==> trial 63 <==
==> flow/design.v (excerpt) <==
module topmodule (
    input clk,
    input en,reset,
    output [31:0] imem_addr,
    input  [31:0] imem_rdata,
    output [31:0] dmem_addr,
    output [31:0] dmem_wdata,
    output dmem_we,
    input  [31:0] dmem_rdata,
    output halted
);
Settings: LEC_CHECK=0, ABC_AREA=0, CAP_MARGIN=20, CELL_PAD_IN_SITES_DETAIL_PLACEMENT=0, CELL_PAD_IN_SITES_GLOBAL_PLACEMENT=0, CORE_MARGIN=9, CORE_UTILIZATION=48, CTS_CLUSTER_SIZE=80, MAX_ROUTING_LAYER=met4, MIN_ROUTING_LAYER=met2, PLACE_DENSITY_LB_ADDON=0.23, SLEW_MARGIN=20, TNS_END_PERCENT=5; clock period 7.9 ns.
run.sh (not shown) runs the stock make flow with config.mk's settings and CLKGATE_MAP_FILE=.
==> trial 95 (differences from trial 63) <==
- ABC_AREA: 0 -> 1
- CELL_PAD_IN_SITES_DETAIL_PLACEMENT: 0 -> unset
- CELL_PAD_IN_SITES_GLOBAL_PLACEMENT: 0 -> unset
- CORE_MARGIN: 9 -> 2
- CORE_UTILIZATION: 48 -> 72
- CTS_CLUSTER_DIAMETER: unset -> 363
- CTS_CLUSTER_SIZE: 80 -> 43
- HOLD_SLACK_MARGIN: unset -> 0.29
- MAX_ROUTING_LAYER: met4 -> unset
- MIN_ROUTING_LAYER: met2 -> unset
- PLACE_DENSITY: unset -> 0.35
- PLACE_DENSITY_LB_ADDON: 0.23 -> unset
- SETUP_SLACK_MARGIN: unset -> 0.31
- SLEW_MARGIN: 20 -> 40
- TNS_END_PERCENT: 5 -> unset
==> flow/constraint.sdc (replaced) <==
create_clock -name core_clock -period 1.06 [get_ports {clk}]
set_input_delay 0.2120 -clock core_clock [delete_from_list [all_inputs] [get_ports {clk}]]
set_output_delay 0.2120 -clock core_clock [all_outputs]
set_load 0.01 [all_outputs]
==> out/qor.yml <==
status:
  error_line: "[ERROR GRT-0116] Global routing finished with congestion. Check the congestion regions in the DRC Viewer."
  outcome: "stopped before the end"
  stop_stage: "global routing (5_1_grt)"
global_routing:
  gr-total-overflow: 7
  met2_usage_pct: 64.2
clock_network:
  htree_levels: 3
placement:
  dp.cells: 5941
yosys:
  mappedNetlistArea_um2: 47400
The numbers above come from trial 63.

==> out/qor.yml <==
status:
  outcome: "stopped before the end"
  stop_stage: "clock tree synthesis (4_1_cts)"
  error_line: "[ERROR DPL-0038] Utilization greater than 100%, impossible to legalize"
placement:
  dp_slack_ps: -3010
  dp.cells: 8111
yosys:
  mappedNetlistArea_um2: 48700
floorplanning:
  rows: 95
The numbers above come from trial 95.


========
==> inputs of job 6175 <==
topmodule again, from the RTL that the note above started with.
## topmodule
module topmodule (
    input clk,
    input en,reset,
    output [31:0] imem_addr,
    input  [31:0] imem_rdata,
    output [31:0] dmem_addr,
    output [31:0] dmem_wdata,
    output dmem_we,
    input  [31:0] dmem_rdata,
    output halted
);
clock: 2.59 ns
lec_check: 0
abc_area: 1
cap_margin: 20
core_aspect_ratio: 0.5
core_margin: 2
core_utilization: 72
cts_cluster_diameter: 376
cts_cluster_size: 69
place_density: 0.6
slew_margin: 20
==> job 4127: changes against job 6175 <==
- ABC_AREA: 1 -> unset
- CELL_PAD_IN_SITES_DETAIL_PLACEMENT: unset -> 0
- CELL_PAD_IN_SITES_GLOBAL_PLACEMENT: unset -> 0
- CORE_ASPECT_RATIO: 0.5 -> unset
- CORE_MARGIN: 2 -> 10
- CORE_UTILIZATION: 72 -> 59
- CTS_CLUSTER_DIAMETER: 376 -> unset
- CTS_CLUSTER_SIZE: 69 -> unset
- GPL_TIMING_DRIVEN: unset -> 1
- MIN_ROUTING_LAYER: unset -> met2
- PLACE_DENSITY: 0.6 -> 0.91
- SETUP_SLACK_MARGIN: unset -> 0.85
- SLEW_MARGIN: 20 -> 30
==> flow/constraint.sdc (replaced) <==
create_clock -name core_clock -period 4.47 [get_ports {clk}]
set_input_delay 0.8940 -clock core_clock [delete_from_list [all_inputs] [get_ports {clk}]]
set_output_delay 0.8940 -clock core_clock [all_outputs]
set_load 0.01 [all_outputs]
==> job 3016: changes against job 6175 <==
- ABC_AREA: 1 -> unset
- CORE_ASPECT_RATIO: 0.5 -> unset
- CORE_UTILIZATION: 72 -> 68
- CTS_CLUSTER_DIAMETER: 376 -> unset
- CTS_CLUSTER_SIZE: 69 -> 32
- HOLD_SLACK_MARGIN: unset -> -0.09
- PLACE_DENSITY: 0.6 -> unset
- TNS_END_PERCENT: unset -> 5
==> flow/constraint.sdc (replaced) <==
create_clock -name core_clock -period 4.72 [get_ports {clk}]
set_input_delay 0.9440 -clock core_clock [delete_from_list [all_inputs] [get_ports {clk}]]
set_output_delay 0.9440 -clock core_clock [all_outputs]
set_load 0.01 [all_outputs]
==> summary of the runs <==
Job 3016 finished with setup timing left. Job 6175 aborted during 5_1_grt (GRT-0232). Job 4127 aborted during 5_1_grt (GRT-0232).
Against job 4127, the synthesized area of job 6175 is higher by 2.6%.
Synthesized cell count is the same in job 3016 and job 4127.
Against job 4127, the die size of job 6175 is smaller by 24%.
==> figures <==
item	job 4127	job 3016	job 6175
Post-detailed-placement cell area	53,310 um2	51,760 um2	57,240 um2
Final weighted congestion in routability-driven placement	1.155	1.044	1.273
Std cell rows	103	96	67
Area of the mapped netlist	47,430 um2	47,430 um2	48,680 um2
Post-CTS repair timing setup buffer count	25	1	48
Die Outline Area	92,120 um2	71,870 um2	69,830 um2
Fa+ha+maj area frac	0.03593	0.03593	0.03501
Result of the run	stopped before the end	failed layout checks	stopped before the end
Last stage reached	5_1_grt	-	5_1_grt
Violated checks	-	setup timing	-
Count of cells resized by post-cts repair	110	20	437
Compound-Gate Fraction of Synth Area	0.2303	0.2303	0.2144
Y dimension of the die	303.5 um	268.1 um	187.9 um
Placeable Area	79,390 um2	68,830 um2	66,900 um2
Number of buffers added by the clock tree synthesis step	85	83	15
DP Wirelength	130,800 um	117,100 um	142,200 um
AND/OR/NAND/NOR Cells, Area Fraction	0.1251	0.1251	0.1980
Syn_nets	4,991	4,991	6,221
Synth cell types	102	102	71
DP Cell Count	6,068	5,828	7,497
Chip Width	303.5 um	268.1 um	371.7 um
Post-Syn Area per Cell	9.903 um2	9.903 um2	8.088 um2
H-tree Lvls	3	3	1

========
==> run a: inputs <==
topmodule again, from the RTL that the note above started with.
Settings: LEC_CHECK=0, CAP_MARGIN=35, CORE_ASPECT_RATIO=0.77, CORE_MARGIN=2, CORE_UTILIZATION=64, CTS_CLUSTER_SIZE=59, SETUP_SLACK_MARGIN=1.33, SLEW_MARGIN=20; clock period 5.5 ns.
==> run b: changes against run a <==
- CAP_MARGIN: 35 -> 20
- CORE_ASPECT_RATIO: 0.77 -> not set
- CORE_UTILIZATION: 64 -> 40
- CTS_CLUSTER_SIZE: 59 -> not set
- PLACE_DENSITY: not set -> 0.6
- SETUP_SLACK_MARGIN: 1.33 -> not set
==> flow/constraint.sdc (replaced) <==
create_clock -name core_clock -period 4.45 [get_ports {clk}]
set_input_delay 0.8900 -clock core_clock [delete_from_list [all_inputs] [get_ports {clk}]]
set_output_delay 0.8900 -clock core_clock [all_outputs]
set_load 0.01 [all_outputs]
==> run c: changes against run a <==
- ABC_AREA: not set -> 1
- CAP_MARGIN: 35 -> 20
- CORE_ASPECT_RATIO: 0.77 -> 0.5
- CORE_UTILIZATION: 64 -> 72
- CTS_CLUSTER_DIAMETER: not set -> 376
- CTS_CLUSTER_SIZE: 59 -> 94
- PLACE_DENSITY: not set -> 0.4
- SETUP_SLACK_MARGIN: 1.33 -> not set
==> flow/constraint.sdc (replaced) <==
create_clock -name core_clock -period 2.59 [get_ports {clk}]
set_input_delay 0.5180 -clock core_clock [delete_from_list [all_inputs] [get_ports {clk}]]
set_output_delay 0.5180 -clock core_clock [all_outputs]
set_load 0.01 [all_outputs]
==> qor summary <==
Result of the run: run a no timing/DRC/antenna violations; run b complete, but fails checks; run c aborted with a tool error
Last stage reached: run a -; run b -; run c 5_1_grt
Reasons for failing layout checks: run a -; run b setup timing; run c -
Logic area: run a 23600 µm²; run b 23600 µm²; run c -
Hold_ws: run a 0.484 ns; run b 0.477 ns; run c -
Post-synthesis cell count from yosys: run a 4789; run b 4789; run c 6019
Final setup margin: run a 0.822 ns; run b -0.107 ns; run c -
Relative slew margins: run a 0.339; run b 0.271; run c -
Vias: run a 44300; run b 43100; run c -
Worst Path Max Fanout: run a 6; run b 5; run c -
Power share of the combinational group: run a 0.460; run b 0.468; run c -
Final setup skew: run a 0.0312 ns; run b 0.0344 ns; run c -
Simple logic cell fraction of the synthesized area: run a 0.125; run b 0.125; run c 0.198
DRT Pass-1 Iters: run a 7; run b 6; run c -
Count of cell instances traversed by the critical path: run a 21; run b 24; run c -
Flip-flops: run a 787; run b 787; run c -
Path class of the lowest-slack min-delay path: run a reg2reg; run b reg2reg; run c -

========
==> 11-16 <==
topmodule again, from the RTL that the note above started with.
==> flow/design.v (excerpt) <==
module topmodule (
    input clk,
    input en,reset,
    output [31:0] imem_addr,
    input  [31:0] imem_rdata,
    output [31:0] dmem_addr,
    output [31:0] dmem_wdata,
    output dmem_we,
    input  [31:0] dmem_rdata,
    output halted
);
clock: 5.43 ns
lec_check: 0
cap_margin: 20
core_margin: 2
core_utilization: 57
place_density: 0.6
slew_margin: 20
==> 08-24: changes against 11-16 <==
Settings changed: CORE_UTILIZATION 57 to 70, CTS_CLUSTER_SIZE set to 43, PLACE_DENSITY 0.6 to not set, PLACE_DENSITY_LB_ADDON set to 0.0.
==> flow/constraint.sdc (replaced) <==
create_clock -name core_clock -period 1.67 [get_ports {clk}]
set_input_delay 0.3340 -clock core_clock [delete_from_list [all_inputs] [get_ports {clk}]]
set_output_delay 0.3340 -clock core_clock [all_outputs]
set_load 0.01 [all_outputs]
==> 04-07: changes against 11-16 <==
Settings changed: CORE_UTILIZATION 57 to 72, PLACE_DENSITY 0.6 to 0.66.
==> flow/constraint.sdc (replaced) <==
create_clock -name core_clock -period 4.54 [get_ports {clk}]
set_input_delay 0.9080 -clock core_clock [delete_from_list [all_inputs] [get_ports {clk}]]
set_output_delay 0.9080 -clock core_clock [all_outputs]
set_load 0.01 [all_outputs]
==> notes <==
Synthesized area is the same in 08-24 and 11-16. 08-24 did not get past 4_1_cts with DPL-0033. 04-07 stopped in 5_1_grt. 11-16 went through all stages and came out clean. In 11-16 the die size is higher than in 04-07, by about 26%. Synthesized cell count is the same in 11-16 and 08-24.
Power and IR drop assume default switching activity.
